==> flow/design.v <==
module length (
	input wire [31:0] op,
	output wire [5:0] op_length
);
assign op_length = (op[31:16] == 16'd0)? 
						(
							(op[15:8] == 8'd0)?
								(
									(op[7:4] == 4'd0)?
									(
										(op[3:2] == 2'd0)?
											(
												(op[1] == 1'd0)?op[0]:6'd2
											)
											:
											(
												(op[3] == 1'd0)?6'd3:6'd4
											)
									)
									:
									(
										(op[7:6] == 2'd0)?
											(
												(op[5] == 1'd0)?6'd5:6'd6
											)
											:
											(
												(op[7] == 1'd0)?6'd7:6'd8
											)
									)
								)
								:
								(
									(op[15:12] == 4'd0)?
									(
										(op[11:10] == 2'd0)?
											(
												(op[9] == 1'd0)?6'd9:6'd10
											)
											:
											(
												(op[11] == 1'd0)?6'd11:6'd12
											)
									)
									:
									(
										(op[15:14] == 2'd0)?
											(
												(op[13] == 1'd0)?6'd13:6'd14
											)
											:
											(
												(op[15] == 1'd0)?6'd15:6'd16
											)
									)
								) 
						)
						: 
						(
								(op[31:24] == 8'd0)?
								(
									(op[23:20] == 4'd0)?
									(
										(op[19:18] == 2'd0)?
											(
												(op[17] == 1'd0)?6'd17:6'd18
											)
											:
											(
												(op[19] == 1'd0)?6'd19:6'd20
											)
									)
									:
									(
										(op[23:22] == 2'd0)?
											(
												(op[21] == 1'd0)?6'd21:6'd22
											)
											:
											(
												(op[23] == 1'd0)?6'd23:6'd24
											)
									)
								)
								:
								(
									(op[31:28] == 4'd0)?
									(
										(op[27:26] == 2'd0)?
											(
												(op[25] == 1'd0)?6'd25:6'd26
											)
											:
											(
												(op[27] == 1'd0)?6'd27:6'd28
											)
									)
									:
									(
										(op[31:30] == 2'd0)?
											(
												(op[29] == 1'd0)?6'd29:6'd30
											)
											:
											(
												(op[31] == 1'd0)?6'd31:6'd32
											)
									)
								) 
						) ;
endmodule
module top(
		input wire [31:0] opa,
		input wire [31:0] opb,
		input wire start,
		input wire rst,
		input wire clk,
		output reg done,
		output reg [31:0] result
);
reg [2:0] current_state;
reg [2:0] next_state;
reg [31:0] regopa;
reg [31:0] regopb;
reg [5:0] length_diff_reg;
wire [5:0] length_opa;
wire [5:0] length_opb;
wire [5:0] length_diff;
wire [31:0] length_in_opa;
wire [31:0] length_in_opb;
parameter IDLE = 3'd0;
parameter INPUT = 3'd1;
parameter ADJUDICATE = 3'd2;
parameter CAMP_SWITCH = 3'd3;
parameter ALIGN = 3'd4;
parameter ABSOLUTE = 3'd5;
parameter OUTPUT = 3'd6;
parameter ZEROS = 32'd0;
parameter ZEROS_C = 7'b0; 
always @(posedge clk or negedge rst) begin : proc_current_state
	if(~rst) begin
		current_state <= IDLE;
	end else begin
		current_state <= next_state ;
	end
end
always @ * begin : proc_next_state
	case (current_state)
		IDLE:begin 
			if(start == 1) 
				next_state <= INPUT;
			else 
				next_state <= IDLE;			
		end
		INPUT:next_state <= ADJUDICATE;
		ADJUDICATE:begin 
			if(regopa == regopb || regopa == 0 || regopb == 0) begin
				next_state <= OUTPUT;
			end
			else begin 
				next_state <= CAMP_SWITCH;
			end
		end
		CAMP_SWITCH:next_state <= ALIGN;
		ALIGN:next_state <= ABSOLUTE;
		ABSOLUTE:next_state <= ADJUDICATE;
		OUTPUT:begin 
			if(start == 1) 
				next_state <= INPUT;
			else 
				next_state <= IDLE;
		end
		default : next_state <= IDLE;
	endcase
end
always @(posedge clk or negedge rst) begin : proc_regopa
	if(~rst) begin
		regopa <= ZEROS;
	end else begin
		case (next_state)
			IDLE:regopa <= ZEROS;
			INPUT:regopa <= opa;
			ADJUDICATE:regopa <= regopa;
			CAMP_SWITCH:begin 
				if(regopa < regopb) begin
					regopa <= regopb;
				end
				else begin 
					regopa <= regopa;
				end
			end
			ALIGN:regopa <= regopa;
			ABSOLUTE:begin 
				if (regopa >= regopb ) begin 
					regopa <= regopa - regopb;
				end
				else begin 
					regopa <= regopb - regopa;
				end
			end		
			default :regopa <= regopa;
		endcase		
	end
end
always @(posedge clk or negedge rst) begin : proc_regopb
	if(~rst) begin
		regopb <= ZEROS;
	end else begin
		case (next_state)
			IDLE:regopb <= ZEROS;
			INPUT:regopb <= opb;
			ADJUDICATE:regopb <= regopb;
			CAMP_SWITCH:begin 
				if(regopa < regopb) begin
					regopb <= regopa <<< length_diff;
				end
				else begin 
					regopb <= regopb <<< length_diff;
				end
			end
			ALIGN:regopb <= regopb ;
			ABSOLUTE:regopb <= regopb >>> length_diff_reg;
			default:regopb <= regopb;
		endcase		
	end
end
assign length_in_opa = regopa;
assign length_in_opb = regopb;
length cal_opa_length(.op(length_in_opa), .op_length(length_opa));
length cal_opp_length(.op(length_in_opb), .op_length(length_opb));
assign length_diff = (length_opa >= length_opb)? (length_opa - length_opb):(length_opb - length_opa);
always @(posedge clk or negedge rst) begin : proc_length_diff_reg
	if(~rst) begin
		length_diff_reg <= 0;
	end else begin
		case (next_state)
			CAMP_SWITCH:begin 
				length_diff_reg <= length_diff;
			end
			default : length_diff_reg <= length_diff_reg;
		endcase
	end
end
always @(posedge clk or negedge rst) begin : proc_result
	if(~rst) begin
		result <= ZEROS;
	end else begin
		case (next_state)
			OUTPUT:begin 
				if(regopa == regopb) begin 
					result <= regopa ;
				end
				else if (regopa == 0 ) begin
					result <=  regopb ;
				end
				else begin 
					result <= regopa ;
				end
			end
			default : begin 
				result <= result;
			end
		endcase
	end
end
always @(posedge clk or negedge rst) begin : proc_done
	if(~rst) begin
		done <= 1'b0;
	end else begin
		case (next_state)
			OUTPUT: begin 
				done <= 1'b1;
			end
			default : done <= 1'b0;
		endcase
	end
end
endmodule  
==> flow/run.sh <==
#!/bin/bash
# the make line also repeats each setting of config.mk as NAME=value (left out here)
make -C /OpenROAD-flow-scripts/flow DESIGN_CONFIG=/design/flow/config.mk WORK_HOME=/design/flow/orfs CLKGATE_MAP_FILE= finish
==> flow/config.mk <==
export PLATFORM = sky130hd
export DESIGN_NAME = top
export DESIGN_NICKNAME = top
export VERILOG_FILES = /design/flow/design.v
export SDC_FILE = /design/flow/constraint.sdc
export NUM_CORES = 4
export LEC_CHECK = 0
export CAP_MARGIN = 20
export CORE_MARGIN = 2
export CORE_UTILIZATION = 72
export PLACE_DENSITY_LB_ADDON = 0.26
export SETUP_SLACK_MARGIN = 1.32
export SLEW_MARGIN = 20
==> flow/constraint.sdc <==
create_clock -name core_clock -period 4.67 [get_ports {clk}]
set_input_delay 0.9340 -clock core_clock [delete_from_list [all_inputs] [get_ports {clk}]]
set_output_delay 0.9340 -clock core_clock [all_outputs]
set_load 0.01 [all_outputs]
==> reports/summary.txt, run 1 <==
Outcome = aborted with a tool error
Last flow stage reached = global routing
Stop Error = [ERROR GRT-0116] Global routing finished with congestion. Check the congestion regions in the DRC Viewer.
Rows = 49
Fp util = 73.68%
Clock Tree Buf Depth = 2
MUX share of area = 18.56%
Yosys top cell by area = dfrtp_1
Clk sinks = 110
Cells in synth_stat.txt = 1660
Syn Nets = 1805
XOR/XNOR Area Share = 2.035%
Most frequent cell after synthesis = nand2_1
Ys flops = 110
Dominant comb cell = AND-OR/OR-AND gates
Synth Area in Simple Gates = 16.04%
Yosys aoi share = 27.45%
IO Pins = 100
Chip height = 139.8 um
Placed insts = 1977
Fa+ha+maj area frac = 7.574%
YS chip area = 13280 um^2
H-tree levels = 3
Placeable core region = 18020 um^2
YS warnings = 1
Top cells by count = nand2_1 (188), a21oi_1 (155), nor2_1 (133)
Tot GR Track Use = 94.19%
Main synth FF type = dfrtp_1
Die area = 19550 um^2
Mapped Cells = 1660
Distinct lib cells = 90
Mapped cell area = 13280 um^2
CTS buffer count = 9
Max-area cell share = 20.54%
EDFF count, synth = 0
Clock root buffer master = clkbuf_16
Placer Congestion = 1.318
Congestion Overflow GR = 354
DIE WIDTH = 139.8 um
Asr flop ratio synth = 100.0%
Syn_area_per_cell = 8.001 um^2
Seq share, synth = 20.73%
Hpwl dp = 42.05 mm
Top cells, area = dfrtp_1 (21%), mux4_2 (9.8%), ha_1 (7.0%)
I/O Buffers = 99
-- per-layer routing --
layer / GRT overflow / global-route usage [%]
met1: 29 / 94.25
met2: 186 / 102.4
met3: 34 / 85.55
met5: 3 / 70.68
met4: 102 / 95.37
-- repair_timing --
| action | in CTS |
|---|---|
| pin swaps | 71 |
| setup endpoints to repair | 103 |
| cloned | 4 |
| hold buffers | 0 |
| buffers inserted | 81 |
| gates resized | 189 |
| hold endpoints to repair | 0 |
-- per-stage QoR --
step	worst slack [ns]	cell area, um^2
CTS	0.1193	17270
detailed placement	-0.2805	15330
global placement	0.04342	15320
floorplan	0.1552	13650
==> run 2: changes to the inputs <==
- ABC_AREA: not set -> 1
- CTS_CLUSTER_DIAMETER: not set -> 398
- CTS_CLUSTER_SIZE: not set -> 15
- PLACE_DENSITY_LB_ADDON: 0.26 -> 0.08
- SETUP_SLACK_MARGIN: 1.32 -> 0.8
- clock period: 4.67 -> 2.72 ns (I/O delays scaled with it)
==> run 2 against run 1 <==
  * The flow stops in clock tree synthesis
  * Die size is 4.5% higher
  * Synthesized area is 4.7% higher
  * Synthesized cell count is 40% higher
==> reports/summary.txt, run 2 <==
Outcome = aborted with a tool error
Last flow stage reached = clock tree synthesis
Stop Error = [ERROR DPL-0038] Utilization greater than 100%, impossible to legalize
Max-area cell share = 19.62% (-0.92 points)
Mapped cell area = 13900 um^2 (+4.7%)
Placeable core region = 18830 um^2 (+4.5%)
Syn Nets = 2464 (+37%)
MUX share of area = 0.8640% (-18 points)
Ys flops = 110 (unchanged)
Synth Area in Simple Gates = 38.63% (+23 points)
Rows = 50 (+2.0%)
Most frequent cell after synthesis = nand2_1
Mapped Cells = 2319 (+40%)
Yosys aoi share = 20.30% (-7.2 points)
Place WS = -1.231 ns (-0.9510 ns)
Fa+ha+maj area frac = 7.236% (-0.34 points)
Chip height = 143.0 um (+2.2%)
Cells in synth_stat.txt = 2319 (+40%)
DIE WIDTH = 143.0 um (+2.2%)
XOR/XNOR Area Share = 2.457% (+0.42 points)
EDFF count, synth = 0 (unchanged)
Dominant comb cell = simple AND/OR/NAND/NOR gates
Top cells, area = dfrtp_1 (20%), nand2_1 (19%), nand3_1 (11%)
Yosys top cell by area = dfrtp_1
YS chip area = 13900 um^2 (+4.7%)
Main synth FF type = dfrtp_1
YS warnings = 1 (unchanged)
IO Pins = 100 (unchanged)
Seq share, synth = 19.81% (-0.93 points)
Fp util = 73.83% (+0.14 points)
Placer Congestion = 1.258 (-4.6%)
Distinct lib cells = 63 (-30%)
I/O Buffers = 99 (unchanged)
Asr flop ratio synth = 100.0% (unchanged)
Hpwl dp = 59.73 mm (+42%)
Syn_area_per_cell = 5.995 um^2 (-25%)
Die area = 20440 um^2 (+4.5%)
Top cells by count = nand2_1 (691), nand3_1 (300), inv_1 (218)
-- run 2: per-stage QoR --
stage | cell area [um^2] | util (%) | cells
after floorplan | 14160 | - | 2319
after global placement | 18240 | 96.88 | 3002
after detailed placement | 18240 | 96.88 | 3002
==> run 3: changes to the inputs <==
- ABC_AREA: 1 -> 0
- CAP_MARGIN: 20 -> 15
- CORE_ASPECT_RATIO: not set -> 0.5
- CORE_MARGIN: 2 -> 4
- CORE_UTILIZATION: 72 -> 42
- CTS_CLUSTER_DIAMETER: 398 -> 337
- CTS_CLUSTER_SIZE: 15 -> 94
- GPL_ROUTABILITY_DRIVEN: not set -> 0
- HOLD_SLACK_MARGIN: not set -> -0.03
- MIN_ROUTING_LAYER: not set -> met1
- PLACE_DENSITY: not set -> 0.43
- PLACE_DENSITY_LB_ADDON: 0.08 -> not set
- SETUP_SLACK_MARGIN: 0.8 -> -0.73
- TNS_END_PERCENT: not set -> 5
- clock period: 2.72 -> 7.41 ns (I/O delays scaled with it)
==> run 3 against run 2 <==
  * Now clean on timing, DRC and antenna
  * Synthesized area shrank 4.5%
  * Die size up 70%
  * Synthesized cell count is 28% lower
==> reports/summary.txt, run 3 <==
Mapped cell area = 13280 um^2 (-4.5%)
Syn Nets = 1805 (-27%)
Most frequent cell after synthesis = nand2_1
Global-route wire length before repair = 88.04 mm
HP Start = current_state[6]
Clk latency late pin = 0.40 ns
Hold Path End = current_state[1]
CP Capture Point = regopb[31]
Vias post-DR = 14450
Synth Area in Simple Gates = 16.04% (-23 points)
CP Buf/Inv Count = 0
Ant diodes = 0
Delay-heaviest family, CP = simple AND/OR/NAND/NOR gates
Number of global-route vias before repair = 13590
R2r startpoint = regopb[24]
DIE WIDTH = 259.5 um (+82%)
Cell mode on critical path = mux2i_1
H-tree levels = 3
MUX share of area = 18.56% (+18 points)
YS warnings = 1 (unchanged)
XOR/XNOR Area Share = 2.035% (-0.42 points)
Max Used Layer = met5
Outcome = complete, no violations
Initial antenna violation count = 1
CP Cell Sequence = nor3_1 > nand3_1 > nor4b_1 > nand2_1 > o21a_1 > ha_1 > nand4_1 > a31oi_1 > mux2i_1 > xnor2_2 > mux4_2 > mux2i_1 > o32ai_1 > or4_1
Top cells by count = nand2_1 (188), a21oi_1 (155), nor2_1 (133)
Main synth FF type = dfrtp_1
EDFF count, synth = 0 (unchanged)
Post-CTS setup buffers = 0
Maxcap violations = 0
Slowest CP cell = nor4b_1
Cells in synth_stat.txt = 1660 (-28%)
CTS tree = built
Worst min path class = reg -> reg
YS chip area = 13280 um^2 (-4.5%)
Worst r2r dst = regopb[31]
WP data arrival = 6.90 ns
Log Warnings = 64
Distinct lib cells = 90 (+43%)
Worst setup EP type = flop
Yosys aoi share = 27.45% (+7.2 points)
ANT nets after route = 0
Critical path class = reg -> reg
Dominant comb cell = AND-OR/OR-AND gates
Nets = 1816
Worst-path clk slew = 0.09 ns
Drt via density = 6.886
Chip height = 133.7 um (-6.4%)
Final Max Slew Viols = 0
Met2 routed wirelength = 23.21 mm
IO Pins = 100 (unchanged)
Achievable Freq = 150.8 MHz
CP startpoint = regopb[24]
Fin util = 48.54%
Congestion Overflow GR = 0
Syn_area_per_cell = 8.001 um^2 (+33%)
Drt pass-1 iters = 10
# setup viols final = 0
Clock root buffer master = clkbuf_16
Ys flops = 110 (unchanged)
Worst Clk Skew = 0.01463 ns
Die area = 34700 um^2 (+70%)
Post-CTS Resized = 0
CP max FO = 17
Largest net degree at the start of global routing = 66
CP required = 7.68 ns
Detailed Route WL = 59.38 mm
Crit path time final = 6.632 ns
M1 WL = 26.29 mm
WP depth = 14
Asr flop ratio synth = 100.0% (unchanged)
Worst slew pin tran = 1.144 ns
Rows = 45 (-10%)
Hold Violations, Final = 0
Fa+ha+maj area frac = 7.574% (+0.34 points)
DR iter-0 viols = 2137
Crit start category = flop
Yosys top cell by area = dfrtp_1
Setup TNS = 0 ns
Tot GR Track Use = 33.43%
Slew headroom = 23.01%
Clock Tree Buf Depth = 2
Metal3 WL = 8.719 mm
Clk sinks = 110
Worst path max stage delay = 0.94 ns
RSZ-0062 raised after global routing = false
I/O Buffers = 99 (unchanged)
CTS buffer count = 9
Hpwl dp = 44.89 mm (-25%)
R2R setup slack = 0.78 ns
Seq share, synth = 20.73% (+0.93 points)
Top cells, area = dfrtp_1 (21%), mux4_2 (9.8%), ha_1 (7.0%)
Area growth from synthesis to layout = 12.36%
CTS Hold Bufs = 0
Final period utilization = 89.49%
Fp util = 43.20% (-31 points)
# fillers = 3017
Hold path cells = 0
Placeable core region = 30740 um^2 (+63%)
Routed WL per cell = 28.29 um
Mapped Cells = 1660 (-28%)
# DRC = 0
Max-area cell share = 20.54% (+0.92 points)
R2R depth = 14
==> run 3: routing by layer <==
layer,vias to the layer above,global-route usage [%]
li1,6211,-
met1,7090,50.38
met2,1049,44.88
met3,102,12.08
met4,2,7.812
met5,-,0
==> run 3: cell type report <==
class | instances | area [um^2] | area share, %
Multi-Input combinational cell | 1295 | 9600 | 64.33
Sequential cell | 110 | 2755 | 18.46
Clock buffer | 11 | 232.7 | 1.559
Tap cell | 423 | 529.3 | 3.547
Clock inverter | 5 | 43.79 | 0.2935
Inverter | 106 | 397.9 | 2.666
Timing Repair Buffer | 149 | 1364 | 9.139
==> run 3: metrics by stage <==
| stage | std cells | cell area [um^2] | setup slack, ns | hold WS, ns |
|---|---|---|---|---|
| 2_1_floorplan | 1660 | 13280 | 2.232 | 0.3672 |
| 3_3_place_gp | 2083 | 14640 | 1.208 | 0.3840 |
| 3_5_place_dp | 2083 | 14640 | 1.023 | 0.3868 |
| 4_1_cts | 2099 | 14920 | 1.017 | 0.4061 |
| 5_1_grt | 2099 | 14920 | 0.4808 | 0.4146 |
| 6_report | 2099 | 14920 | 0.7785 | 0.4030 |
==> run 4: changes to the inputs <==
- ABC_AREA: 0 -> 1
- CORE_ASPECT_RATIO: 0.5 -> 0.71
- CORE_MARGIN: 4 -> 2
- CORE_UTILIZATION: 42 -> 72
- CTS_CLUSTER_DIAMETER: 337 -> not set
- HOLD_SLACK_MARGIN: -0.03 -> not set
- PLACE_DENSITY: 0.43 -> 0.35
- SETUP_SLACK_MARGIN: -0.73 -> -0.29
- TNS_END_PERCENT: 5 -> 35
- clock period: 7.41 -> 3.75 ns (I/O delays scaled with it)
==> run 4 against run 3 <==
  * The run now fails in global routing
  * Synthesized area rose by 4.7%
  * Synthesized cell count rose by 40%
  * Die size fell by 41%
==> reports/summary.txt, run 4 <==
Clk sinks = 110 (unchanged)
YS warnings = 1 (unchanged)
CTS buffer count = 9 (unchanged)
Syn Nets = 2464 (+37%)
Clock Tree Buf Depth = 2 (unchanged)
Top cells by count = nand2_1 (691), nand3_1 (300), inv_1 (218)
Dominant comb cell = simple AND/OR/NAND/NOR gates
Mapped cell area = 13900 um^2 (+4.7%)
Yosys top cell by area = dfrtp_1
Asr flop ratio synth = 100.0% (unchanged)
MUX share of area = 0.8640% (-18 points)
Placeable core region = 18760 um^2 (-39%)
Place WS = -0.2368 ns (-1.260 ns)
Yosys aoi share = 20.30% (-7.2 points)
Syn_area_per_cell = 5.995 um^2 (-25%)
Synth Area in Simple Gates = 38.63% (+23 points)
Congestion Overflow GR = 49
I/O Buffers = 99 (unchanged)
Tot GR Track Use = 77.51%
Most frequent cell after synthesis = nand2_1
Post-CTS setup buffers = 0 (unchanged)
Max-area cell share = 19.62% (-0.92 points)
EDFF count, synth = 0 (unchanged)
Hpwl dp = 50.05 mm (+11%)
Ys flops = 110 (unchanged)
IO Pins = 100 (unchanged)
CTS Hold Bufs = 0 (unchanged)
YS chip area = 13900 um^2 (+4.7%)
Cells in synth_stat.txt = 2319 (+40%)
Mapped Cells = 2319 (+40%)
Last flow stage reached = global routing
Chip height = 121.1 um (-9.5%)
DIE WIDTH = 168.9 um (-35%)
Outcome = aborted with a tool error
Distinct lib cells = 63 (-30%)
Main synth FF type = dfrtp_1
Clock root buffer master = clkbuf_16
Rows = 42 (-6.7%)
Seq share, synth = 19.81% (-0.93 points)
Post-CTS Resized = 1 (+1)
H-tree levels = 3 (unchanged)
XOR/XNOR Area Share = 2.457% (+0.42 points)
Fa+ha+maj area frac = 7.236% (-0.34 points)
Die area = 20450 um^2 (-41%)
Stop Error = [ERROR GRT-0232] Routing congestion too high. Check the congestion heatmap in the GUI.
Top cells, area = dfrtp_1 (20%), nand2_1 (19%), nand3_1 (11%)
Placed insts = 2736 (+31%)
Fp util = 74.10% (+31 points)
==> run 4: through the flow <==
stage	TNS [ns]	area, um^2
4_1_cts	-6.111	16390
2_1_floorplan	0	13900
3_3_place_gp	-0.1684	16100
3_5_place_dp	-5.465	16100
==> run 4: routing by layer <==
layer | global-route usage (%) | GRT overflow
met1 | 80.97 | 6
met2 | 91.98 | 17
met3 | 64.81 | 5
met4 | 70.26 | 18
met5 | 24.30 | 3
==> run 5: changes to the inputs <==
- CAP_MARGIN: 15 -> 40
- CORE_ASPECT_RATIO: 0.71 -> not set
- CTS_CLUSTER_DIAMETER: not set -> 397
- CTS_CLUSTER_SIZE: 94 -> 97
- GPL_ROUTABILITY_DRIVEN: 0 -> not set
- MIN_ROUTING_LAYER: met1 -> not set
- PLACE_DENSITY: 0.35 -> not set
- PLACE_DENSITY_LB_ADDON: not set -> 0.08
- SETUP_SLACK_MARGIN: -0.29 -> 0.8
- TNS_END_PERCENT: 35 -> not set
- clock period: 3.75 -> 2.72 ns (I/O delays scaled with it)
==> run 5 against run 4 <==
  * Synthesized cell count stayed put
  * Die size hardly changed
  * Synthesized area stayed put
  * The flow stops in clock tree synthesis
==> reports/summary.txt, run 5 <==
Outcome = aborted with a tool error
Last flow stage reached = clock tree synthesis
Stop Error = [ERROR DPL-0038] Utilization greater than 100%, impossible to legalize
Yosys aoi share = 20.30% (unchanged)
Fa+ha+maj area frac = 7.236% (unchanged)
Seq share, synth = 19.81% (unchanged)
I/O Buffers = 99 (unchanged)
Chip height = 143.0 um (+18%)
Fp util = 73.83% (-0.28 points)
Hpwl dp = 59.73 mm (+19%)
Rows = 50 (+19%)
Distinct lib cells = 63 (unchanged)
Synth Area in Simple Gates = 38.63% (unchanged)
Syn_area_per_cell = 5.995 um^2 (unchanged)
MUX share of area = 0.8640% (unchanged)
Placeable core region = 18830 um^2 (+0.37%)
EDFF count, synth = 0 (unchanged)
Syn Nets = 2464 (unchanged)
Cells in synth_stat.txt = 2319 (unchanged)
Max-area cell share = 19.62% (unchanged)
YS warnings = 1 (unchanged)
Yosys top cell by area = dfrtp_1
Top cells, area = dfrtp_1 (20%), nand2_1 (19%), nand3_1 (11%)
XOR/XNOR Area Share = 2.457% (unchanged)
Die area = 20440 um^2 (about the same)
DP Area = 18240 um^2 (+13%)
YS chip area = 13900 um^2 (unchanged)
Place WS = -1.231 ns (-0.9947 ns)
Most frequent cell after synthesis = nand2_1
IO Pins = 100 (unchanged)
DIE WIDTH = 143.0 um (-15%)
Main synth FF type = dfrtp_1
Asr flop ratio synth = 100.0% (unchanged)
Mapped cell area = 13900 um^2 (unchanged)
Mapped Cells = 2319 (unchanged)
Ys flops = 110 (unchanged)
Dominant comb cell = simple AND/OR/NAND/NOR gates
Placer Congestion = 1.258
Top cells by count = nand2_1 (691), nand3_1 (300), inv_1 (218)
run 5: per-stage QoR:
stage	setup TNS [ns]	cells
after floorplan	-23.90	2319
after detailed placement	-71.86	3002
after global placement	-48.28	3002
==> run 6: changes to the inputs <==
- ABC_AREA: 1 -> not set
- CAP_MARGIN: 40 -> 15
- CTS_CLUSTER_DIAMETER: 397 -> 196
- CTS_CLUSTER_SIZE: 97 -> 23
- GPL_ROUTABILITY_DRIVEN: not set -> 1
- GPL_TIMING_DRIVEN: not set -> 1
- MIN_ROUTING_LAYER: not set -> met2
- PLACE_DENSITY: not set -> 0.51
- PLACE_DENSITY_LB_ADDON: 0.08 -> not set
- SETUP_SLACK_MARGIN: 0.8 -> not set
- SLEW_MARGIN: 20 -> 35
- clock period: 2.72 -> 10.6 ns (I/O delays scaled with it)
==> run 6 against run 5 <==
  * The run fails in global routing
  * Synthesized area shrank 4.5%
  * Die size shrank 4.3%
  * Synthesized cell count shrank 28%
==> reports/summary.txt, run 6 <==
Outcome = aborted with a tool error
Last flow stage reached = global routing
Stop Error = [ERROR GRT-0116] Global routing finished with congestion. Check the congestion regions in the DRC Viewer.
Seq share, synth = 20.73% (+0.93 points)
Yosys aoi share = 27.45% (+7.2 points)
Chip height = 139.8 um (-2.2%)
I/O Buffers = 99 (unchanged)
Hpwl dp = 36.65 mm (-39%)
Syn Nets = 1805 (-27%)
MUX share of area = 18.56% (+18 points)
Top cells, area = dfrtp_1 (21%), mux4_2 (9.8%), ha_1 (7.0%)
EDFF count, synth = 0 (unchanged)
Die area = 19550 um^2 (-4.3%)
Clock root buffer master = clkbuf_16
Most frequent cell after synthesis = nand2_1
Rows = 49 (-2.0%)
Asr flop ratio synth = 100.0% (unchanged)
YS chip area = 13280 um^2 (-4.5%)
CTS Hold Bufs = 0
Placer Congestion = 1.358 (+8.0%)
IO Pins = 100 (unchanged)
Mapped Cells = 1660 (-28%)
Place WS = 4.271 ns (+5.503 ns)
Distinct lib cells = 90 (+43%)
Fp util = 73.68% (-0.14 points)
Post-CTS Resized = 0
Congestion Overflow GR = 316
Syn_area_per_cell = 8.001 um^2 (+33%)
Tot GR Track Use = 89.46%
YS warnings = 1 (unchanged)
Placeable core region = 18020 um^2 (-4.3%)
DP Area = 14220 um^2 (-22%)
Clock Tree Buf Depth = 2
Post-CTS setup buffers = 0
Top cells by count = nand2_1 (188), a21oi_1 (155), nor2_1 (133)
Synth Area in Simple Gates = 16.04% (-23 points)
Fa+ha+maj area frac = 7.574% (+0.34 points)
Main synth FF type = dfrtp_1
Cells in synth_stat.txt = 1660 (-28%)
Yosys top cell by area = dfrtp_1
Mapped cell area = 13280 um^2 (-4.5%)
Clk sinks = 110
Dominant comb cell = AND-OR/OR-AND gates
Max-area cell share = 20.54% (+0.92 points)
DIE WIDTH = 139.8 um (-2.2%)
XOR/XNOR Area Share = 2.035% (-0.42 points)
CTS buffer count = 9
H-tree levels = 3
Ys flops = 110 (unchanged)
==> run 6: per-layer routing <==
metal  track usage, %  GRT overflow
met2            91.42            25
met4            69.74            24
met1                -             -
met5            90.73            58
met3            99.55           209
==> run 6: stage by stage <==
stage / utilization, % / std cells
CTS: 80.65 / 1878
floorplan: - / 1660
detailed placement: 78.88 / 1862
global placement: 78.69 / 1861
==> run 7: changes to the inputs <==
- ABC_AREA: not set -> 1
- CAP_MARGIN: 15 -> 40
- CELL_PAD_IN_SITES_GLOBAL_PLACEMENT: not set -> 2
- CORE_ASPECT_RATIO: not set -> 0.64
- CORE_MARGIN: 2 -> 4
- CORE_UTILIZATION: 72 -> 40
- CTS_CLUSTER_DIAMETER: 196 -> not set
- CTS_CLUSTER_SIZE: 23 -> 57
- GPL_ROUTABILITY_DRIVEN: 1 -> 0
- GPL_TIMING_DRIVEN: 1 -> 0
- HOLD_SLACK_MARGIN: not set -> 0.27
- MIN_ROUTING_LAYER: met2 -> not set
- PLACE_DENSITY: 0.51 -> not set
- SLEW_MARGIN: 35 -> 25
- TNS_END_PERCENT: not set -> 95
- clock period: 10.6 -> 7.8 ns (I/O delays scaled with it)
==> run 7 against run 6 <==
  * The run now finishes clean
  * Die size increased by 94%
  * Synthesized cell count increased by 40%
  * Synthesized area increased by 4.7%
==> reports/summary.txt, run 7 <==
Fp util = 40.66% (-33 points)
Seq share, synth = 19.81% (-0.93 points)
Placed insts = 2868 (+54%)
Hpwl dp = 64.59 mm (+76%)
Max-area cell share = 19.62% (-0.92 points)
Slowest CP cell = dfrtp_1
Fa+ha+maj area frac = 7.236% (-0.34 points)
Worst setup EP type = flop
Number of global-route vias before repair = 15710
Drt pass-1 iters = 6
Congestion Overflow GR = 0
EDFF count, synth = 0 (unchanged)
Finished Layout Cells = 2891
Global-route wire length before repair = 109.0 mm
H-tree levels = 3 (unchanged)
Worst-path clk slew = 0.09 ns
Clock Tree Buf Depth = 2 (unchanged)
Hold path cells = 0
Area growth from synthesis to layout = 13.77%
Setup TNS = 0 ns
HP Start = current_state[6]
# DRC = 0
Top cells, area = dfrtp_1 (20%), nand2_1 (19%), nand3_1 (11%)
Final period utilization = 74.85%
Syn Nets = 2464 (+37%)
RSZ-0062 raised after global routing = false
M1 WL = 35.49 mm
Placeable core region = 34190 um^2 (+90%)
CP required = 8.10 ns
Tot GR Track Use = 39.64%
Clk sinks = 110 (unchanged)
Setup ws final = 1.962 ns
CTS tree = built
ANT nets after route = 0
Comb area = 9659 um^2
Metal3 WL = 13.27 mm
Yosys aoi share = 20.30% (-7.2 points)
Top cells by count = nand2_1 (691), nand3_1 (300), inv_1 (218)
R2R setup slack = 1.96 ns
Initial antenna violation count = 1
Main synth FF type = dfrtp_1
Slew headroom = 35.95%
YS chip area = 13900 um^2 (+4.7%)
Chip height = 157.1 um (+12%)
Clk latency late pin = 0.39 ns
Worst Clk Skew = 0.01165 ns
CTS buffer count = 9 (unchanged)
Worst slew pin tran = 0.9522 ns
Most frequent cell after synthesis = nand2_1
CP Capture Point = regopb[11]
R2R depth = 20
Vias post-DR = 18030
Worst min path class = reg -> reg
Met2 routed wirelength = 26.48 mm
Crit path time final = 5.838 ns
CTS Hold Bufs = 0 (unchanged)
Synth Area in Simple Gates = 38.63% (+23 points)
Drt via density = 6.238
Flop area = 2754 um^2
I/O Buffers = 99 (unchanged)
Largest net degree at the start of global routing = 76
Die area = 37880 um^2 (+94%)
Achievable Freq = 171.3 MHz
Asr flop ratio synth = 100.0% (unchanged)
Design area = 15820 um^2
Ys flops = 110 (unchanged)
Final Max Slew Viols = 0
CP Buf/Inv Count = 5
Post-CTS setup buffers = 0 (unchanged)
# fillers = 3800
Place WS = 2.459 ns (-1.812 ns)
DIE WIDTH = 241.0 um (+72%)
Fin util = 46.26%
Hold Violations, Final = 0
Clock root buffer master = clkbuf_16
IO Pins = 100 (unchanged)
Outcome = complete, no violations
Log Warnings = 64
MUX share of area = 0.8640% (-18 points)
CP Cell Sequence = inv_2 > nand3_1 > nor2_1 > nand3_2 > inv_1 > nand2_1 > a221o_1 > a32oi_1 > ha_1 > inv_1 > fa_1 > a221oi_1 > xor2_1 > nand2_1 > nand2_1 > inv_1 > nor2_2 > buf_4 > nand3_1 > o2111ai_1
Yosys top cell by area = dfrtp_1
Worst r2r dst = regopb[11]
DP Area = 15500 um^2 (+9.0%)
WP data arrival = 6.14 ns
Distinct lib cells = 63 (-30%)
Fin Hold WS = 0.3857 ns
Syn_area_per_cell = 5.995 um^2 (-25%)
Critical path class = reg -> reg
Mapped cell area = 13900 um^2 (+4.7%)
WP depth = 20
Mapped Cells = 2319 (+40%)
Nets = 2583
DR iter-0 viols = 3118
CP startpoint = regopa[31]
Delay-heaviest family, CP = simple AND/OR/NAND/NOR gates
Max Used Layer = met5
Routed WL per cell = 26.75 um
Worst path max stage delay = 0.57 ns
Cells in synth_stat.txt = 2319 (+40%)
Maxcap violations = 0
# setup viols final = 0
Hold Path End = current_state[1]
Post-CTS Resized = 0 (unchanged)
CP max FO = 10
Crit start category = flop
Detailed Route WL = 77.34 mm
Dominant comb cell = simple AND/OR/NAND/NOR gates
R2r startpoint = regopa[31]
Rows = 54 (+10%)
YS warnings = 1 (unchanged)
XOR/XNOR Area Share = 2.457% (+0.42 points)
run 7: final cells by class:
type	instances	area share [%]
Buffer	111	3.694
Tap cell	448	3.544
Sequential cell	110	17.41
Inverter	240	5.719
Timing Repair Buffer	108	6.764
Clock buffer	10	1.511
Clock inverter	5	0.2690
Antenna cell	1	0.01582
Multi-Input combinational cell	1858	61.07
run 7: layer usage:
layer	track usage, %	vias up
met5	4.798	-
met4	7.835	6
met3	19.46	116
met2	47.16	1331
met1	61.57	8594
li1	-	7986
==> run 8: changes to the inputs <==
- CAP_MARGIN: 40 -> 35
- CELL_PAD_IN_SITES_GLOBAL_PLACEMENT: 2 -> not set
- CORE_ASPECT_RATIO: 0.64 -> not set
- CORE_MARGIN: 4 -> 2
- CORE_UTILIZATION: 40 -> 72
- CTS_CLUSTER_DIAMETER: not set -> 382
- CTS_CLUSTER_SIZE: 57 -> 17
- GPL_ROUTABILITY_DRIVEN: 0 -> not set
- GPL_TIMING_DRIVEN: 0 -> not set
- HOLD_SLACK_MARGIN: 0.27 -> not set
- PLACE_DENSITY_LB_ADDON: not set -> 0.08
- SETUP_SLACK_MARGIN: not set -> 0.8
- SLEW_MARGIN: 25 -> 20
- TNS_END_PERCENT: 95 -> not set
- clock period: 7.8 -> 2.72 ns (I/O delays scaled with it)
==> run 8 against run 7 <==
  * The run now fails in clock tree synthesis
  * Die size decreased by 46%
  * Synthesized cell count unchanged
  * Synthesized area stayed put
==> reports/summary.txt, run 8 <==
IO Pins = 100 (unchanged)
YS chip area = 13900 um^2 (unchanged)
Distinct lib cells = 63 (unchanged)
Rows = 50 (-7.4%)
Fp util = 73.83% (+33 points)
Placeable core region = 18830 um^2 (-45%)
Outcome = aborted with a tool error
Max-area cell share = 19.62% (unchanged)
Top cells, area = dfrtp_1 (20%), nand2_1 (19%), nand3_1 (11%)
Asr flop ratio synth = 100.0% (unchanged)
Yosys aoi share = 20.30% (unchanged)
Cells in synth_stat.txt = 2319 (unchanged)
Last flow stage reached = clock tree synthesis
Ys flops = 110 (unchanged)
Most frequent cell after synthesis = nand2_1
Hpwl dp = 59.73 mm (-7.5%)
MUX share of area = 0.8640% (unchanged)
Syn_area_per_cell = 5.995 um^2 (unchanged)
Dominant comb cell = simple AND/OR/NAND/NOR gates
XOR/XNOR Area Share = 2.457% (unchanged)
Stop Error = [ERROR DPL-0038] Utilization greater than 100%, impossible to legalize
Synth Area in Simple Gates = 38.63% (unchanged)
Top cells by count = nand2_1 (691), nand3_1 (300), inv_1 (218)
Chip height = 143.0 um (-9.0%)
Main synth FF type = dfrtp_1
Seq share, synth = 19.81% (unchanged)
YS warnings = 1 (unchanged)
Placer Congestion = 1.258
EDFF count, synth = 0 (unchanged)
Mapped Cells = 2319 (unchanged)
Die area = 20440 um^2 (-46%)
Syn Nets = 2464 (unchanged)
Fa+ha+maj area frac = 7.236% (unchanged)
Place WS = -1.231 ns (-3.690 ns)
Yosys top cell by area = dfrtp_1
Placed insts = 3002 (+4.7%)
Mapped cell area = 13900 um^2 (unchanged)
DIE WIDTH = 143.0 um (-41%)
I/O Buffers = 99 (unchanged)
DP Area = 18240 um^2 (+18%)
==> run 9: changes to the inputs <==
- ABC_AREA: 1 -> 0
- CAP_MARGIN: 35 -> 15
- CORE_ASPECT_RATIO: not set -> 0.71
- CORE_UTILIZATION: 72 -> 66
- CTS_CLUSTER_DIAMETER: 382 -> not set
- CTS_CLUSTER_SIZE: 17 -> 94
- GPL_ROUTABILITY_DRIVEN: not set -> 0
- MIN_ROUTING_LAYER: not set -> met1
- PLACE_DENSITY_LB_ADDON: 0.08 -> not set
- SETUP_SLACK_MARGIN: 0.8 -> not set
- TNS_END_PERCENT: not set -> 35
- clock period: 2.72 -> 5.13 ns (I/O delays scaled with it)
==> run 9 against run 8 <==
  * The layout now fails its checks (setup timing)
  * Synthesized cell count is 28% lower
  * Die size is 4.2% higher
  * Synthesized area is 4.5% lower
==> reports/summary.txt, run 9 <==
Outcome = finished with violations
Layout Check Fail Reasons = setup timing
Vias post-DR = 15210
Crit start category = flop
R2r startpoint = regopb[9]
Log Warnings = 64
HP Start = current_state[6]
Worst r2r dst = regopb[29]
Design area = 15400 um^2
Worst setup EP type = flop
Main synth FF type = dfrtp_1
CP required = 5.38 ns
Final Max Slew Viols = 0
Routed WL per cell = 26.50 um
Dominant comb cell = AND-OR/OR-AND gates
Clock root buffer master = clkbuf_16
Area growth from synthesis to layout = 15.98%
CP max FO = 12
Drt via density = 7.535
CP Capture Point = regopb[29]
CP Cell Sequence = buf_4 > o21ai_1 > a21oi_1 > nor2_1 > nor2_1 > o211ai_1 > o211a_1 > ha_1 > inv_1 > fa_1 > a21o_1 > a21oi_2 > a31oi_2 > mux2i_1 > buf_4 > xor2_4 > buf_12 > mux2i_1 > a21oi_1 > a211oi_1 > nand2_1
Nets = 1886
R2R depth = 21
CTS tree = built
Hold Path End = current_state[1]
Worst-path clk slew = 0.09 ns
Synth Area in Simple Gates = 16.04% (-23 points)
Fin Hold WS = 0.4070 ns
H-tree levels = 3
Asr flop ratio synth = 100.0% (unchanged)
Worst slew pin tran = 1.148 ns
EDFF count, synth = 0 (unchanged)
DIE WIDTH = 172.4 um (+21%)
Yosys top cell by area = dfrtp_1
Slew headroom = 23.45%
Fin util = 78.44%
Setup ws final = -0.06196 ns
Slowest CP cell = mux2i_1
Worst Clk Skew = 0.01971 ns
WP depth = 21
Cells in synth_stat.txt = 1660 (-28%)
Top cells, area = dfrtp_1 (21%), mux4_2 (9.8%), ha_1 (7.0%)
Syn Nets = 1805 (-27%)
# setup viols final = 8
CTS buffer count = 9
Tot GR Track Use = 49.70%
CP Buf/Inv Count = 4
Drt pass-1 iters = 14
Worst path max stage delay = 0.55 ns
Initial antenna violation count = 2
I/O Buffers = 99 (unchanged)
Place WS = 0.006340 ns (+1.238 ns)
Syn_area_per_cell = 8.001 um^2 (+33%)
Die area = 21290 um^2 (+4.2%)
YS warnings = 1 (unchanged)
Seq share, synth = 20.73% (+0.93 points)
Hold path cells = 0
CP startpoint = regopb[9]
WP data arrival = 5.44 ns
Achievable Freq = 192.6 MHz
Hold Violations, Final = 0
YS chip area = 13280 um^2 (-4.5%)
Clk sinks = 110
# DRC = 0
MUX share of area = 18.56% (+18 points)
Detailed Route WL = 53.48 mm
Distinct lib cells = 90 (+43%)
XOR/XNOR Area Share = 2.035% (-0.42 points)
Maxcap violations = 0
Final period utilization = 101.2%
Hpwl dp = 39.54 mm (-34%)
Ys flops = 110 (unchanged)
Worst min path class = reg -> reg
Chip height = 123.5 um (-14%)
ANT nets after route = 0
# fillers = 1438
Largest net degree at the start of global routing = 74
Placeable core region = 19640 um^2 (+4.3%)
Number of global-route vias before repair = 13480
Yosys aoi share = 27.45% (+7.2 points)
Mapped Cells = 1660 (-28%)
DP Area = 14930 um^2 (-18%)
CTS Hold Bufs = 0
Fp util = 67.63% (-6.2 points)
DR iter-0 viols = 2997
IO Pins = 100 (unchanged)
Crit path time final = 5.192 ns
Clock Tree Buf Depth = 2
Congestion Overflow GR = 0
Top cells by count = nand2_1 (188), a21oi_1 (155), nor2_1 (133)
Clk latency late pin = 0.38 ns
Global-route wire length before repair = 79.12 mm
R2R setup slack = -0.06 ns
Rows = 43 (-14%)
Delay-heaviest family, CP = AND-OR/OR-AND gates
Fa+ha+maj area frac = 7.574% (+0.34 points)
Max-area cell share = 20.54% (+0.92 points)
Mapped cell area = 13280 um^2 (-4.5%)
Most frequent cell after synthesis = nand2_1
Critical path class = reg -> reg
==> run 9: layout make-up <==
| type | count | area, um^2 | share of cell area, % |
|---|---|---|---|
| multi-input combinational | 1295 | 9669 | 62.77 |
| sequential | 110 | 2756 | 17.89 |
| antenna | 2 | 5.005 | 0.03249 |
| clock buffer | 9 | 225.2 | 1.462 |
| timing repair buffer | 219 | 1931 | 12.53 |
| clock inverter | 7 | 81.33 | 0.5280 |
| inverter | 106 | 397.9 | 2.583 |
| tap | 270 | 337.8 | 2.193 |
==> run 9: stage by stage <==
stage / std cells / TNS (ns)
after floorplan: 1660 / 0
after global placement: 1994 / 0
after detailed placement: 1994 / 0
after CTS: 2010 / 0
after global routing: 2016 / -0.4139
final: 2018 / -0.2303
==> run 9: timing repair <==
action                                  in CTS  in global routing
endpoints found under the setup margin       1                 24
endpoints found under the hold margin        0                  0
pin swaps                                    0                  5
setup buffers                                0                  6
resized                                      1                 20
==> run 9: metal layers <==
layer,share of wire [%],vias to the layer above,routed length [um],GRT usage [%]
li1,-,6369,-,-
met1,38,6932,20120,69.83
met2,38,1566,20480,66.98
met3,18,335,9628,21.19
met4,6.0,4,3213,19.75
met5,0.071,-,38,0
==> run 10: changes to the inputs <==
- CELL_PAD_IN_SITES_DETAIL_PLACEMENT: not set -> 1
- CELL_PAD_IN_SITES_GLOBAL_PLACEMENT: not set -> 2
- CORE_ASPECT_RATIO: 0.71 -> 1.76
- CORE_MARGIN: 2 -> 10
- CORE_UTILIZATION: 66 -> 50
- CTS_CLUSTER_SIZE: 94 -> 53
- HOLD_SLACK_MARGIN: not set -> 0.22
- SETUP_SLACK_MARGIN: not set -> 0.96
- TNS_END_PERCENT: 35 -> 40
- clock period: 5.13 -> 9.86 ns (I/O delays scaled with it)
==> run 10 against run 9 <==
  * The run now finishes clean
  * Count of clock-buffer cells in the layout is the same
  * Register-to-register slack improved by 2.8 ns
  * First-iteration DRC count down 47%
  * Clock skew fell by 0.0057 ns
  * Via count shrank 4.6%
  * Flip-flop count did not move
  * Wire length up 16%
  * Highest routed layer unchanged
  * Non-clock buffer count fell by 87
  * Die size increased by 58%
  * Critical endpoint is now regopb[24]
==> reports/summary.txt, run 10 <==
CP required = 10.11 ns (+4.73 ns)
Distinct lib cells = 90 (unchanged)
XOR/XNOR Area Share = 2.035% (unchanged)
Rows = 79 (+84%)
Syn Nets = 1805 (unchanged)
Design area = 14720 um^2 (-4.5%)
Log Warnings = 64 (unchanged)
Vias post-DR = 14510 (-4.6%)
I/O Buffers = 99 (unchanged)
Dominant comb cell = AND-OR/OR-AND gates
Top cells by count = nand2_1 (188), a21oi_1 (155), nor2_1 (133)
Crit path time final = 7.159 ns (+1.967 ns)
CP Buf/Inv Count = 3 (-1)
Syn_area_per_cell = 8.001 um^2 (unchanged)
Worst path max stage delay = 0.94 ns (+0.39 ns)
Die area = 33740 um^2 (+58%)
Number of global-route vias before repair = 15050 (+12%)
Crit start category = flop
Post-CTS setup buffers = 0 (unchanged)
Most frequent cell after synthesis = nand2_1
Critical path class = reg -> reg
Seq share, synth = 20.73% (unchanged)
Slowest CP cell = nor4b_1
Hold path cells = 0 (unchanged)
Routed WL per cell = 31.13 um (+17%)
R2r startpoint = regopb[31]
CP max FO = 38 (+26)
WP data arrival = 7.41 ns (+1.97 ns)
CP Capture Point = regopb[24]
Asr flop ratio synth = 100.0% (unchanged)
HP Start = current_state[6]
Initial antenna violation count = 1 (-1)
DP Area = 14390 um^2 (-3.7%)
R2R setup slack = 2.70 ns (+2.76 ns)
Hpwl dp = 46.23 mm (+17%)
Flop area = 2755 um^2 (about the same)
Place WS = 3.174 ns (+3.168 ns)
Nets = 1799 (-4.6%)
Max-area cell share = 20.54% (unchanged)
DIE WIDTH = 142.9 um (-17%)
Ys flops = 110 (unchanged)
Mapped cell area = 13280 um^2 (unchanged)
Clk latency late pin = 0.39 ns (about the same)
Setup ws final = 2.701 ns (+2.763 ns)
CTS buffer count = 9 (unchanged)
Placeable core region = 26290 um^2 (+34%)
Congestion Overflow GR = 0 (unchanged)
CP startpoint = regopb[31]
Area growth from synthesis to layout = 10.82%
YS chip area = 13280 um^2 (unchanged)
Achievable Freq = 139.7 MHz (-27%)
Largest net degree at the start of global routing = 57 (-23%)
Main synth FF type = dfrtp_1
Synth Area in Simple Gates = 16.04% (unchanged)
# fillers = 3194 (+120%)
ANT nets after route = 0 (unchanged)
Final period utilization = 72.61% (-29 points)
MUX share of area = 18.56% (unchanged)
Worst r2r dst = regopb[24]
Comb area = 9590 um^2 (-0.82%)
WP depth = 18 (-14%)
DR iter-0 viols = 1595 (-47%)
Delay-heaviest family, CP = AND-OR/OR-AND gates
Cells in synth_stat.txt = 1660 (unchanged)
Setup TNS = 0 ns (+0.2303 ns)
IO Pins = 100 (unchanged)
Slew headroom = 22.04% (-1.4 points)
CTS tree = built
Worst-path clk slew = 0.09 ns (about the same)
Placed insts = 1967 (-1.4%)
EDFF count, synth = 0 (unchanged)
# setup viols final = 0 (-8)
Worst min path class = reg -> reg
Finished Layout Cells = 1984 (-1.7%)
RSZ-0062 raised after global routing = false
Global-route wire length before repair = 93.59 mm (+18%)
Worst Clk Skew = 0.01398 ns (-0.005727 ns)
YS warnings = 1 (unchanged)
Clock root buffer master = clkbuf_16
Maxcap violations = 0 (unchanged)
Fa+ha+maj area frac = 7.574% (unchanged)
Hold Path End = current_state[1]
Fp util = 50.51% (-17 points)
Chip height = 236.2 um (+91%)
Final Max Slew Viols = 0 (unchanged)
Yosys aoi share = 27.45% (unchanged)
Clock Tree Buf Depth = 2 (unchanged)
Yosys top cell by area = dfrtp_1
Detailed Route WL = 61.77 mm (+16%)
Outcome = complete, no violations
R2R depth = 18 (-14%)
Hold Violations, Final = 0 (unchanged)
Worst setup EP type = flop
Drt via density = 7.312 (-3.0%)
Worst slew pin tran = 1.157 ns (+0.008949 ns)
CTS Hold Bufs = 0 (unchanged)
Tot GR Track Use = 36.37% (-13 points)
Top cells, area = dfrtp_1 (21%), mux4_2 (9.8%), ha_1 (7.0%)
Mapped Cells = 1660 (unchanged)
Clk sinks = 110 (unchanged)
Drt pass-1 iters = 7 (-7)
CP Cell Sequence = nor3_1 > nand3_1 > nor4b_1 > o211ai_1 > o211a_1 > inv_1 > ha_1 > buf_4 > nand4_1 > a31oi_1 > mux2i_1 > xor2_4 > buf_4 > mux4_2 > mux2i_1 > nor2_1 > a2111oi_1 > o21ai_1
Post-CTS Resized = 0 (-1)
H-tree levels = 3 (unchanged)
# DRC = 0 (unchanged)
## run 10: per-stage QoR
| stage | hold WS (ns) | utilization (%) |
|---|---|---|
| after floorplan | 0.3672 | - |
| after global placement | 0.3822 | 54.71 |
| after detailed placement | 0.3796 | 54.71 |
| after CTS | 0.4140 | 55.97 |
| after global routing | 0.4341 | 55.97 |
| final | 0.4312 | 55.98 |
## run 10: metal layers
metal	GRT usage, %	share of wire, %	vias to the layer above
li1	-	-	6175
met1	39.06	34	7162
met2	60.40	49	879
met3	7.785	8.3	289
met4	28.56	9.2	2
met5	0	0.021	-
## run 10: cell type report
class,count,share of cell area [%]
Clock inverter,7,0.7141
Clock buffer,9,1.530
Multi-Input combinational cell,1295,65.16
Inverter,106,2.703
Tap cell,324,2.754
Antenna cell,1,0.01700
Timing Repair Buffer,132,8.399
Sequential cell,110,18.72
==> run 11: changes to the inputs <==
- ABC_AREA: 0 -> not set
- CAP_MARGIN: 15 -> 20
- CELL_PAD_IN_SITES_DETAIL_PLACEMENT: 1 -> not set
- CELL_PAD_IN_SITES_GLOBAL_PLACEMENT: 2 -> not set
- CORE_ASPECT_RATIO: 1.76 -> not set
- CORE_MARGIN: 10 -> 2
- CORE_UTILIZATION: 50 -> 70
- CTS_CLUSTER_DIAMETER: not set -> 260
- CTS_CLUSTER_SIZE: 53 -> 35
- GPL_ROUTABILITY_DRIVEN: 0 -> not set
- HOLD_SLACK_MARGIN: 0.22 -> not set
- MIN_ROUTING_LAYER: met1 -> not set
- SETUP_SLACK_MARGIN: 0.96 -> not set
- TNS_END_PERCENT: 40 -> not set
- clock period: 9.86 -> 4.46 ns (I/O delays scaled with it)
==> run 11 against run 10 <==
  * Die size fell by 40%
  * Synthesized cell count unchanged
  * Synthesized area unchanged
  * The flow now stops in global routing
==> reports/summary.txt, run 11 <==
Outcome = aborted with a tool error
Last flow stage reached = global routing
Stop Error = [ERROR GRT-0232] Routing congestion too high. Check the congestion heatmap in the GUI.
Most frequent cell after synthesis = nand2_1
Clk sinks = 110 (unchanged)
MUX share of area = 18.56% (unchanged)
Congestion Overflow GR = 48
Placer Congestion = 1.219
Clock root buffer master = clkbuf_16
Main synth FF type = dfrtp_1
Cells in synth_stat.txt = 1660 (unchanged)
EDFF count, synth = 0 (unchanged)
Placed insts = 2038 (+3.6%)
H-tree levels = 3 (unchanged)
Mapped cell area = 13280 um^2 (unchanged)
Tot GR Track Use = 80.76%
Chip height = 141.7 um (-40%)
IO Pins = 100 (unchanged)
Hpwl dp = 41.20 mm (-11%)
CTS buffer count = 9 (unchanged)
Die area = 20090 um^2 (-40%)
Syn Nets = 1805 (unchanged)
Placeable core region = 18640 um^2 (-29%)
Distinct lib cells = 90 (unchanged)
I/O Buffers = 99 (unchanged)
Dominant comb cell = AND-OR/OR-AND gates
Fp util = 71.24% (+21 points)
Yosys top cell by area = dfrtp_1
Seq share, synth = 20.73% (unchanged)
Top cells, area = dfrtp_1 (21%), mux4_2 (9.8%), ha_1 (7.0%)
Ys flops = 110 (unchanged)
Mapped Cells = 1660 (unchanged)
Place WS = -0.3084 ns (-3.482 ns)
Asr flop ratio synth = 100.0% (unchanged)
YS warnings = 1 (unchanged)
Max-area cell share = 20.54% (unchanged)
Rows = 50 (-37%)
YS chip area = 13280 um^2 (unchanged)
Yosys aoi share = 27.45% (unchanged)
Syn_area_per_cell = 8.001 um^2 (unchanged)
XOR/XNOR Area Share = 2.035% (unchanged)
Top cells by count = nand2_1 (188), a21oi_1 (155), nor2_1 (133)
Clock Tree Buf Depth = 2 (unchanged)
DIE WIDTH = 141.7 um (-0.77%)
Synth Area in Simple Gates = 16.04% (unchanged)
Fa+ha+maj area frac = 7.574% (unchanged)
==> run 11: stage by stage <==
stage          setup TNS (ns)  instance area [um^2]  hold WS [ns]
2_1_floorplan        -0.05484                 13410        0.3672
3_5_place_dp           -2.547                 15650        0.3772
4_1_cts               -0.5430                 16360        0.3937
3_3_place_gp        -0.009440                 15650        0.3719
==> run 11: repair_timing <==
| item | 4_1_cts |
|---|---|
| resized | 58 |
| setup endpoints to repair | 32 |
| cloned | 1 |
| buffers inserted | 20 |
| pin swaps | 30 |
| hold buffers | 0 |
==> run 11: metal layers <==
metal	global-route usage, %	overflow
met1	82.99	3
met2	93.51	21
met3	68.28	3
met4	78.58	21
met5	33.33	0
==> run 12: changes to the inputs <==
- CTS_CLUSTER_DIAMETER: 260 -> not set
- CTS_CLUSTER_SIZE: 35 -> not set
- SETUP_SLACK_MARGIN: not set -> 0.8
- clock period: 4.46 -> 2.72 ns (I/O delays scaled with it)
==> run 12 against run 11 <==
  * Die size unchanged
  * Synthesized area unchanged
  * Synthesized cell count did not move
  * The run fails in detailed placement
==> reports/summary.txt, run 12 <==
Mapped cell area = 13280 um^2 (unchanged)
I/O Buffers = 99 (unchanged)
Last flow stage reached = detailed placement
Asr flop ratio synth = 100.0% (unchanged)
Max-area cell share = 20.54% (unchanged)
Outcome = aborted with a tool error
Placeable core region = 18640 um^2 (unchanged)
Distinct lib cells = 90 (unchanged)
DIE WIDTH = 141.7 um (unchanged)
Rows = 50 (unchanged)
Ys flops = 110 (unchanged)
Top cells by count = nand2_1 (188), a21oi_1 (155), nor2_1 (133)
MUX share of area = 18.56% (unchanged)
EDFF count, synth = 0 (unchanged)
Fp util = 71.24% (unchanged)
Syn_area_per_cell = 8.001 um^2 (unchanged)
Cells in synth_stat.txt = 1660 (unchanged)
Syn Nets = 1805 (unchanged)
Yosys aoi share = 27.45% (unchanged)
IO Pins = 100 (unchanged)
Yosys top cell by area = dfrtp_1
Placer Congestion = 1.332 (+9.3%)
Stop Error = [ERROR DPL-0033] detailed placement checks failed during check placement.
Synth Area in Simple Gates = 16.04% (unchanged)
YS chip area = 13280 um^2 (unchanged)
YS warnings = 1 (unchanged)
Most frequent cell after synthesis = nand2_1
XOR/XNOR Area Share = 2.035% (unchanged)
Mapped Cells = 1660 (unchanged)
Fa+ha+maj area frac = 7.574% (unchanged)
Chip height = 141.7 um (unchanged)
Die area = 20090 um^2 (unchanged)
Main synth FF type = dfrtp_1
Top cells, area = dfrtp_1 (21%), mux4_2 (9.8%), ha_1 (7.0%)
Seq share, synth = 20.73% (unchanged)
Dominant comb cell = AND-OR/OR-AND gates
## run 12: metrics by stage
stage	worst slack (ns)	hold slack [ns]
after floorplan	-1.795	0.2484
after global placement	-1.766	0.3736
==> run 13: changes to the inputs <==
- CAP_MARGIN: 20 -> 25
- CELL_PAD_IN_SITES_GLOBAL_PLACEMENT: not set -> 0
- CORE_ASPECT_RATIO: not set -> 1.97
- CTS_CLUSTER_DIAMETER: not set -> 42
- CTS_CLUSTER_SIZE: not set -> 31
- MIN_ROUTING_LAYER: not set -> met1
- PLACE_DENSITY_LB_ADDON: not set -> 0.2
- SETUP_SLACK_MARGIN: 0.8 -> 0.28
- SLEW_MARGIN: 20 -> 15
- clock period: 2.72 -> 6.14 ns (I/O delays scaled with it)
==> run 13 against run 12 <==
  * The run now finishes clean
  * Die size increased by 0.32%
  * Synthesized cell count unchanged
  * Synthesized area unchanged
==> reports/summary.txt, run 13 <==
Delay-heaviest family, CP = simple AND/OR/NAND/NOR gates
Fa+ha+maj area frac = 7.574% (unchanged)
YS chip area = 13280 um^2 (unchanged)
CP Cell Sequence = nor4_1 > and3_1 > o21ai_0 > o211ai_1 > o211a_1 > ha_1 > inv_1 > fa_1 > a21o_1 > a21oi_1 > a31oi_1 > buf_4 > mux2i_1 > xor2_1 > buf_4 > nor3_2 > buf_4 > a221oi_1 > nor3_1 > nor3_1 > nand2_1
Crit path time final = 5.559 ns
R2r startpoint = regopb[14]
R2R depth = 21
Global-route wire length before repair = 90.96 mm
Achievable Freq = 179.9 MHz
Congestion Overflow GR = 0
Setup ws final = 0.5814 ns
Mapped Cells = 1660 (unchanged)
Tot GR Track Use = 60.05%
Slowest CP cell = nor4_1
Critical path class = reg -> reg
HP Start = current_state[6]
Drt pass-1 iters = 16
CTS tree = built
Seq share, synth = 20.73% (unchanged)
DIE WIDTH = 102.1 um (-28%)
Worst slew pin tran = 0.9738 ns
CP Buf/Inv Count = 4
Setup TNS = 0 ns
Number of global-route vias before repair = 15360
Mapped cell area = 13280 um^2 (unchanged)
Maxcap violations = 0
Clk latency late pin = 0.38 ns
Synth Area in Simple Gates = 16.04% (unchanged)
Worst r2r dst = regopb[29]
Drt via density = 8.034
Top cells, area = dfrtp_1 (21%), mux4_2 (9.8%), ha_1 (7.0%)
Syn_area_per_cell = 8.001 um^2 (unchanged)
Hold Violations, Final = 0
Cells in synth_stat.txt = 1660 (unchanged)
Distinct lib cells = 90 (unchanged)
Fin Hold WS = 0.4055 ns
Dominant comb cell = AND-OR/OR-AND gates
# fillers = 1320
Die area = 20160 um^2 (+0.32%)
I/O Buffers = 99 (unchanged)
Placed insts = 1939
Finished Layout Cells = 1963
ANT nets after route = 0
Yosys aoi share = 27.45% (unchanged)
Final Max Slew Viols = 0
Top cells by count = nand2_1 (188), a21oi_1 (155), nor2_1 (133)
Crit start category = flop
Main synth FF type = dfrtp_1
Log Warnings = 63
IO Pins = 100 (unchanged)
H-tree levels = 3
RSZ-0062 raised after global routing = false
Most frequent cell after synthesis = nand2_1
Hold path cells = 0
Place WS = 0.5750 ns
R2R setup slack = 0.58 ns
Detailed Route WL = 59.39 mm
Slew headroom = 33.22%
Ys flops = 110 (unchanged)
Placeable core region = 18570 um^2 (-0.40%)
Initial antenna violation count = 2
Largest net degree at the start of global routing = 62
Hold Path End = current_state[1]
Routed WL per cell = 30.25 um
Vias post-DR = 15770
# setup viols final = 0
Clock root buffer master = clkbuf_16
Clock Tree Buf Depth = 2
WP data arrival = 5.79 ns
# DRC = 0
MUX share of area = 18.56% (unchanged)
Fp util = 71.53% (+0.29 points)
CP Capture Point = regopb[29]
EDFF count, synth = 0 (unchanged)
WP depth = 21
XOR/XNOR Area Share = 2.035% (unchanged)
YS warnings = 1 (unchanged)
Rows = 70 (+40%)
Clk sinks = 110
Chip height = 197.3 um (+39%)
Cell mode on critical path = buf_4
Outcome = complete, no violations
CP startpoint = regopb[14]
Area growth from synthesis to layout = 12.76%
CP max FO = 20
Worst setup EP type = flop
Worst-path clk slew = 0.08 ns
CP required = 6.38 ns
Final period utilization = 90.53%
Nets = 1850
Worst path max stage delay = 0.61 ns
Hpwl dp = 42.10 mm
Asr flop ratio synth = 100.0% (unchanged)
Max-area cell share = 20.54% (unchanged)
CTS buffer count = 9
CTS Hold Bufs = 0
DR iter-0 viols = 3435
Syn Nets = 1805 (unchanged)
Yosys top cell by area = dfrtp_1
Worst min path class = reg -> reg
Worst Clk Skew = 0.01094 ns
Placer Congestion = 1.254 (-5.9%)
==> run 13: layout make-up <==
type | instances | area (um^2) | share of cell area, %
Clock inverter | 6 | 56.30 | 0.3760
Antenna cell | 1 | 2.502 | 0.01671
Timing Repair Buffer | 183 | 1618 | 10.80
Multi-Input combinational cell | 1295 | 9602 | 64.12
Inverter | 106 | 397.9 | 2.657
Sequential cell | 110 | 2755 | 18.40
Tap cell | 252 | 315.3 | 2.105
Clock buffer | 10 | 229.0 | 1.529
==> run 13: metrics by stage <==
stage / area, um^2 / util [%]
after global routing: 14970 / 80.64
after floorplan: 13280 / -
after detailed placement: 14620 / 78.72
after global placement: 14620 / 78.72
after CTS: 14900 / 80.26
final: 14980 / 80.65
==> run 13: metal layers <==
layer | GRT usage (%) | up-vias | share of wire (%)
li1 | - | 6279 | -
met1 | 63.59 | 7040 | 28
met2 | 86.53 | 1751 | 42
met3 | 28.70 | 699 | 16
met4 | 53.04 | 2 | 14
met5 | 3.979 | - | 0.022
==> run 13: repair_timing <==
item | 4_1_cts | 5_1_grt
setup buffers | 0 | 4
setup endpoints to repair | 0 | 19
gates resized | 0 | 6
